build 61:
Design isc_cpu_top, start of the top module:
module isc_cpu_top
(
     clk_i
    ,rst_i
    ,rst_rom_i
    ,mode_sel_i
    ,en_w_rom_i
    ,w_rom_addr_i
    ,w_rom_data_i
    ,instruction_i
    ,reg_watcher_o
    ,pc_o
    ,wb_en_o
    ,wb_addr_1_o
    ,wb_data_1_o
    ,wb_addr_2_o
    ,wb_data_2_o
);
Settings: LEC_CHECK=0, CAP_MARGIN=20, CORE_ASPECT_RATIO=1.02, CORE_MARGIN=8, CORE_UTILIZATION=40, CTS_CLUSTER_SIZE=67, HOLD_SLACK_MARGIN=0.06, SETUP_SLACK_MARGIN=-1.46, SLEW_MARGIN=20; clock period 40.0 ns.
run.sh (not shown) runs the stock make flow with config.mk's settings and CLKGATE_MAP_FILE=.
What build 71 does differently from build 61 at the input level:
Settings: setting PLACE_DENSITY to 0.66 for the first time; removing CTS_CLUSTER_SIZE (formerly 67); changing CORE_MARGIN from 8 to 2; removing SETUP_SLACK_MARGIN (formerly -1.46); setting TNS_END_PERCENT to 5 for the first time; removing CORE_ASPECT_RATIO (formerly 1.02); changing HOLD_SLACK_MARGIN from 0.06 to -0.09; changing CORE_UTILIZATION from 40 to 72; changing the clock period (ns, I/O delays scaled along) from 40.0 to 20.7.
==> results <==
Summary: die footprint, build 71 better than build 61
Higher final sum of negative setup slack among build 71 and build 61: build 61
Changes observed in build 71 relative to build 61: wire length went up, critical path depth went up.
Build 71 finished all stages; layout check result: FAIL, due to setup timing.
## Diff of input files: build 9 against build 71
Settings: setting SETUP_SLACK_MARGIN to 2.7 for the first time; setting CTS_CLUSTER_SIZE to 45 for the first time; changing CAP_MARGIN from 20 to 15; changing PLACE_DENSITY from 0.66 to 0.62; changing the clock period (ns, I/O delays scaled along) from 20.7 to 19.7.
Going from build 71 to build 9, setup slack on the worst flop-to-flop path shrinks by 0.56 ns. Build 9 -> stages 100% | layout checks FAIL | setup timing. Build 9 against build 71: top-level port count was more or less identical, via total after detailed routing went up by 887, wire length of the first global-routing pass went up by about 2.2%. Post-route minimum period was higher in the run labelled build 71. Compared with build 71, in build 9 wire length now larger; utilization comparable. Looking at arrival time at the worst endpoint, build 9 sits 0.45 ns lower than build 71 does. First-iteration DRC count is higher on build 9. Build 71 reports its start point of the critical path as register.r_reg_data_1_o[2] while build 9 reports register.r_reg_data_1_o[5]. Build 9 against build 71: met3 track demand over resource in global routing +2.3 points.
For build 18, these inputs were changed with respect to build 9:
Settings: swapping 15 for 20 in CAP_MARGIN; clearing TNS_END_PERCENT, which used to be 5; clearing SETUP_SLACK_MARGIN, which used to be 2.7; clearing CTS_CLUSTER_SIZE, which used to be 45; swapping 72 for 40 in CORE_UTILIZATION; swapping 0.62 for 0.6 in PLACE_DENSITY; clearing HOLD_SLACK_MARGIN, which used to be -0.09; swapping 19.7 for 49.9 in the clock period (ns, I/O delays scaled along).
Findings:
Per the comparison of build 18 with build 9, first-iteration DRC count moved down. Across both runs, global-route usage was lower for build 18 than for build 9. Going from build 9 to build 18, post-layout instance count excluding filler cells +909, layout clock buffer count went up 14%, detailed-route via count shows a reduction of 9886. Comparing build 9 and build 18, the higher post-route fraction of the period consumed by the critical path is on build 9. Build 18 went all the way through synthesis, placement and routing and the layout is clean on timing, DRC and antenna. Against build 9 as the reference, build 18 delivers a lower buffer-and-inverter tally for the worst setup path. The aggregate routed wire length of build 18 is lower than that of build 9.

---

v28:
Starting RTL as in the previous note.
export LEC_CHECK = 0
export ABC_AREA = 1
export CAP_MARGIN = 10
export CORE_ASPECT_RATIO = 1.34
export CORE_MARGIN = 2
export CORE_UTILIZATION = 72
export CTS_CLUSTER_SIZE = 99
export PLACE_DENSITY = 0.6
export SETUP_SLACK_MARGIN = 1.59
export SLEW_MARGIN = 20
create_clock -name core_clock -period 19.2 [get_ports {clk_i}]
v28 did not finish; a tool error ended it in global routing.
The inputs of v24 differ from those of v28 as listed below.
- clearing SETUP_SLACK_MARGIN, which used to be 1.59
- clearing ABC_AREA, which used to be 1
- clearing CORE_ASPECT_RATIO, which used to be 1.34
- swapping 72 for 40 in CORE_UTILIZATION
- clearing CTS_CLUSTER_SIZE, which used to be 99
- swapping 10 for 20 in CAP_MARGIN
- swapping 19.2 for 40.0 in the clock period (ns, I/O delays scaled along)
Results
v24 closes out successfully: all stages finished, all timing, DRC and antenna checks passed.
v24 has pre-CTS worst setup slack above what v28 had.
Quantity of gates resized following cts is higher on v28
In the reports for v28 and v24, the larger post-synth net total belongs to v28.
For v44, these inputs were changed with respect to v24:
- swapping 40 for 10 in CORE_UTILIZATION
- swapping 40.0 for 42.9 in the clock period (ns, I/O delays scaled along)
Notes after the runs:
Against v24, the final cell area of v44 is higher. Overall chip area (v44 over v24): increase, 300%. [compare] base=v24 new=v44: core utilization went down; final cell count higher. Pin slew with the least headroom to its limit was lower in the run labelled v24. From v24 to v44 the numbers moved as follows: total wirelength of the detailed-routed design went up. v24 was routed with fewer vias than v44.
Edits applied to the flow inputs when going from v44 to v4:
- setting CTS_CLUSTER_DIAMETER to 26 for the first time
- setting CTS_CLUSTER_SIZE to 49 for the first time
- changing PLACE_DENSITY from 0.6 to 0.64
- setting SETUP_SLACK_MARGIN to 4.56 for the first time
- changing CORE_UTILIZATION from 10 to 72
- changing the clock period (ns, I/O delays scaled along) from 42.9 to 19.9
==> comparison <==
v4 did not make it past global routing, where a tool error ended it. Compared with v44, v4 shows die extent in x lower by 600 um. Die area | v4 < v44. Diff v44 -> v4 | number of buffers created by CTS | increase of 190.

---

Setup of build 62:
isc_cpu_top again, from the RTL that the note above started with.
==> flow/config.mk <==
export PLATFORM = sky130hd
export DESIGN_NAME = isc_cpu_top
export DESIGN_NICKNAME = isc_cpu_top
export VERILOG_FILES = /design/flow/design.v
export SDC_FILE = /design/flow/constraint.sdc
export NUM_CORES = 4
export LEC_CHECK = 0
export ABC_AREA = 1
export CAP_MARGIN = 0
export CELL_PAD_IN_SITES_GLOBAL_PLACEMENT = 0
export CORE_MARGIN = 2
export CORE_UTILIZATION = 72
export CTS_CLUSTER_DIAMETER = 274
export CTS_CLUSTER_SIZE = 62
export MAX_ROUTING_LAYER = met4
export MIN_ROUTING_LAYER = met1
export PLACE_DENSITY_LB_ADDON = 0.04
export SETUP_SLACK_MARGIN = 3.21
export SLEW_MARGIN = 20
==> flow/constraint.sdc <==
create_clock -name core_clock -period 20.0 [get_ports {clk_i}]
set_input_delay 4.0000 -clock core_clock [delete_from_list [all_inputs] [get_ports {clk_i}]]
set_output_delay 4.0000 -clock core_clock [all_outputs]
set_load 0.01 [all_outputs]
Build 62: it failed with a tool error in global routing, so there are no final results.
Setup changes, build 62 to build 38
==> flow/config.mk <==
export PLATFORM = sky130hd
export DESIGN_NAME = isc_cpu_top
export DESIGN_NICKNAME = isc_cpu_top
export VERILOG_FILES = /design/flow/design.v
export SDC_FILE = /design/flow/constraint.sdc
export NUM_CORES = 4
export LEC_CHECK = 0
export CAP_MARGIN = 20
export CORE_MARGIN = 2
export CORE_UTILIZATION = 59
export PLACE_DENSITY = 0.6
export SLEW_MARGIN = 20
==> flow/constraint.sdc <==
create_clock -name core_clock -period 19.2 [get_ports {clk_i}]
set_input_delay 3.8400 -clock core_clock [delete_from_list [all_inputs] [get_ports {clk_i}]]
set_output_delay 3.8400 -clock core_clock [all_outputs]
set_load 0.01 [all_outputs]
Results
- Layout checks on build 38: not met. Flow itself completed; violations: setup timing.
- In the reports for build 38 and build 62, the larger post-synthesis cell count belongs to build 62.
- Build 38 against build 62: synthesized-area fraction occupied by xor and xnor cells saw an increase; post-place setup slack saw a decrease; share of cell area taken by muxes after synthesis saw an increase; post-detailed-placement half-perimeter wirelength saw little to no change; vertical die dimension saw an increase.
Edits applied to the flow inputs when going from build 38 to build 65:
diff --git a/flow/config.mk b/flow/config.mk
--- a/flow/config.mk
+++ b/flow/config.mk
@@ -10,2 +10,5 @@
-export CORE_UTILIZATION = 59
-export PLACE_DENSITY = 0.6
+export CORE_UTILIZATION = 72
+export CTS_CLUSTER_DIAMETER = 262
+export CTS_CLUSTER_SIZE = 14
+export PLACE_DENSITY_LB_ADDON = 0.19
+export SETUP_SLACK_MARGIN = 1.4
==> flow/constraint.sdc <==
create_clock -name core_clock -period 9.13 [get_ports {clk_i}]
set_input_delay 1.8260 -clock core_clock [delete_from_list [all_inputs] [get_ports {clk_i}]]
set_output_delay 1.8260 -clock core_clock [all_outputs]
set_load 0.01 [all_outputs]
--- outcome ---
Going from build 38 to build 65, row count shrank by a little under 10%. Delta (build 65 minus build 38): wire length has increased. Build 65 reports its critical path launch point as register.r_reg_data_1_o[7] while build 38 reports register.r_reg_data_1_o[0]. The run showing the greater number of buffers added for setup after CTS is build 38. Relative to build 38, the detailed-routed wire length on met2 of build 65 is higher by 4.1%. Detailed-placement wirelength estimate came out higher on build 65 than on build 38. The setup slack of build 65 is smaller than that of build 38. Although build 65 finished all stages, its layout failed final checks on setup timing. Looking at count of clock-buffer cells in the layout, build 65 sits below build 38.
Input-level comparison between build 12 and build 65:
diff --git a/flow/config.mk b/flow/config.mk
--- a/flow/config.mk
+++ b/flow/config.mk
@@ -10,5 +10,2 @@
-export CORE_UTILIZATION = 72
-export CTS_CLUSTER_DIAMETER = 262
-export CTS_CLUSTER_SIZE = 14
-export PLACE_DENSITY_LB_ADDON = 0.19
-export SETUP_SLACK_MARGIN = 1.4
+export CORE_UTILIZATION = 58
+export SETUP_SLACK_MARGIN = 5.0
==> flow/constraint.sdc <==
create_clock -name core_clock -period 22.5 [get_ports {clk_i}]
set_input_delay 4.5000 -clock core_clock [delete_from_list [all_inputs] [get_ports {clk_i}]]
set_output_delay 4.5000 -clock core_clock [all_outputs]
set_load 0.01 [all_outputs]
==> results <==
- The flow completed for build 12, but it is not clean: the layout still shows setup timing.
- Compared build 12 against build 65; clock-pin slew of the registers on the worst-case setup and hold paths within noise.
- For build 12, the slowest cell on the critical path was or4_4, unlike build 65, where it was o41ai_1.
- Build 65 → build 12: via count fell 12%, total of plain and repair buffers excluding clock buffers lost 44, post-route cell area now larger.
- Build 12 against build 65: number of antenna violations at the first check in global routing decreased by 14 relative to the old numbers, core area went up, cell count increased about 4.6%.
- In build 12, the wire length came out about 14% below the value in build 65.

---

isc_cpu_top again, from the RTL that the note above started with.
==> flow/config.mk <==
export PLATFORM = sky130hd
export DESIGN_NAME = isc_cpu_top
export DESIGN_NICKNAME = isc_cpu_top
export VERILOG_FILES = /design/flow/design.v
export SDC_FILE = /design/flow/constraint.sdc
export NUM_CORES = 4
export LEC_CHECK = 0
export ABC_AREA = 1
export CAP_MARGIN = 0
export CELL_PAD_IN_SITES_GLOBAL_PLACEMENT = 2
export CORE_ASPECT_RATIO = 1.24
export CORE_MARGIN = 6
export CORE_UTILIZATION = 44
export CTS_CLUSTER_DIAMETER = 348
export GPL_ROUTABILITY_DRIVEN = 0
export GPL_TIMING_DRIVEN = 0
export HOLD_SLACK_MARGIN = 0.13
export MIN_ROUTING_LAYER = met1
export PLACE_DENSITY_LB_ADDON = 0.28
export SETUP_SLACK_MARGIN = -1.87
export SLEW_MARGIN = 5
export TNS_END_PERCENT = 55
==> flow/constraint.sdc <==
create_clock -name core_clock -period 37.4 [get_ports {clk_i}]
set_input_delay 7.4800 -clock core_clock [delete_from_list [all_inputs] [get_ports {clk_i}]]
set_output_delay 7.4800 -clock core_clock [all_outputs]
set_load 0.01 [all_outputs]
The baseline finished but failed the layout checks on max-capacitance violations, max-slew violations.
Then changed:
ABC_AREA = default   (was 1)
CAP_MARGIN = 20   (was 0)
CELL_PAD_IN_SITES_GLOBAL_PLACEMENT = default   (was 2)
CORE_ASPECT_RATIO = default   (was 1.24)
CORE_MARGIN = 2   (was 6)
CORE_UTILIZATION = 62   (was 44)
CTS_CLUSTER_DIAMETER = 262   (was 348)
GPL_ROUTABILITY_DRIVEN = default   (was 0)
GPL_TIMING_DRIVEN = default   (was 0)
HOLD_SLACK_MARGIN = default   (was 0.13)
MIN_ROUTING_LAYER = default   (was met1)
PLACE_DENSITY = 0.6   (was default)
PLACE_DENSITY_LB_ADDON = default   (was 0.28)
SETUP_SLACK_MARGIN = default   (was -1.87)
SLEW_MARGIN = 20   (was 5)
TNS_END_PERCENT = default   (was 55)
clock period = 13.8 ns   (was 37.4 ns; I/O delays follow)
Now the flow ran to the end with violations: negative setup slack.
Via count decreases by 18%.
Register-to-register slack gets worse by 15 ns.
Then changed:
CTS_CLUSTER_DIAMETER = default   (was 262)
clock period = 34.3 ns   (was 13.8 ns; I/O delays follow)
After rerunning: This time the run finished with timing, DRC and antenna clean. Routed wire length decreases by a little under a tenth. Via count came out lower by a few percent. Area after synthesis stays the same. Final cell count decreases by a few percent. Final area falls by a few percent. Global-route usage decreases by 3.3 points. Setup slack is better by 13 ns.
Then changed:
CORE_UTILIZATION = 70   (was 62)
CTS_CLUSTER_DIAMETER = 184   (was default)
CTS_CLUSTER_SIZE = 14   (was default)
PLACE_DENSITY = default   (was 0.6)
PLACE_DENSITY_LB_ADDON = 0.3   (was default)
clock period = 18.0 ns   (was 34.3 ns; I/O delays follow)
This time the run finished but failed the layout checks on negative setup slack.
Non-clock buffer count rose by 500.
Count of clock-buffer cells in the layout is lower by 48.
First-iteration DRC count rose by about 60%.
Via count increases by about 10%.
Final area is higher by about 3.6%.
Worst setup slack got worse by 8.2 ns.
Die area came out lower by 11%.
Routed wire length increases by 11%.
Core utilization increases by 11 points.

---

Starting RTL as in the previous note.
Settings: LEC_CHECK=0, ABC_AREA=1, CAP_MARGIN=0, CELL_PAD_IN_SITES_GLOBAL_PLACEMENT=2, CORE_ASPECT_RATIO=1.24, CORE_MARGIN=8, CORE_UTILIZATION=44, CTS_CLUSTER_DIAMETER=348, GPL_ROUTABILITY_DRIVEN=0, GPL_TIMING_DRIVEN=1, HOLD_SLACK_MARGIN=0.13, MAX_ROUTING_LAYER=met4, MIN_ROUTING_LAYER=met1, PLACE_DENSITY_LB_ADDON=0.28, SETUP_SLACK_MARGIN=-1.87, SLEW_MARGIN=5, TNS_END_PERCENT=55; clock period 37.4 ns.
Then changed:
Settings changed: ABC_AREA 1 to 0, CELL_PAD_IN_SITES_GLOBAL_PLACEMENT 2 to 0, CORE_ASPECT_RATIO 1.24 to default, CORE_MARGIN 8 to 2, CTS_CLUSTER_DIAMETER 348 to default, GPL_TIMING_DRIVEN 1 to default, HOLD_SLACK_MARGIN 0.13 to 0.04, MAX_ROUTING_LAYER met4 to default, SLEW_MARGIN 5 to 20.
Outcome: Setup slack loses 1200 ps; core utilization is higher by 0.16 points; fmax fell by 3.5%.
Then changed:
Settings changed: ABC_AREA 0 to 1, CORE_UTILIZATION 44 to 71, CTS_CLUSTER_DIAMETER from default to 274, CTS_CLUSTER_SIZE from default to 63, GPL_ROUTABILITY_DRIVEN 0 to default, HOLD_SLACK_MARGIN 0.04 to default, MAX_ROUTING_LAYER from default to met4, PLACE_DENSITY_LB_ADDON 0.28 to 0.04, SETUP_SLACK_MARGIN -1.87 to 3.21, TNS_END_PERCENT 55 to 5.
Clock period 37.4 ns to 23.6 ns, I/O delays scaled along.
The new run never finished: it broke off in global routing with GRT-0232.
Synthesized cell count climbs by 30%.
Die size is lower by 39%.
Synthesized area went down by 2.3%.
Then changed:
Settings changed: CAP_MARGIN 0 to 20, CELL_PAD_IN_SITES_GLOBAL_PLACEMENT 0 to default, CORE_UTILIZATION 71 to 72, CTS_CLUSTER_DIAMETER 274 to default, CTS_CLUSTER_SIZE 63 to 64, HOLD_SLACK_MARGIN from default to -0.1, MIN_ROUTING_LAYER met1 to default, PLACE_DENSITY from default to 0.66, PLACE_DENSITY_LB_ADDON 0.04 to default, SETUP_SLACK_MARGIN 3.21 to default.
Clock period 23.6 ns to 20.3 ns, I/O delays scaled along.
The new run reached the layout checks and failed them: negative setup slack.
Area after synthesis is unchanged.
Die area drops by 1.4%.
Synthesized cell count does not change.
Then changed:
Settings changed: CTS_CLUSTER_DIAMETER from default to 224, CTS_CLUSTER_SIZE 64 to default, HOLD_SLACK_MARGIN -0.1 to default, PLACE_DENSITY 0.66 to 0.73, SETUP_SLACK_MARGIN from default to 5.0.
Clock period 20.3 ns to 19.1 ns, I/O delays scaled along.
After rerunning:
- The new run did not get past global routing, error ODB-0269
- die area is unchanged
- synthesized area stays the same
- synthesized cell count stays the same
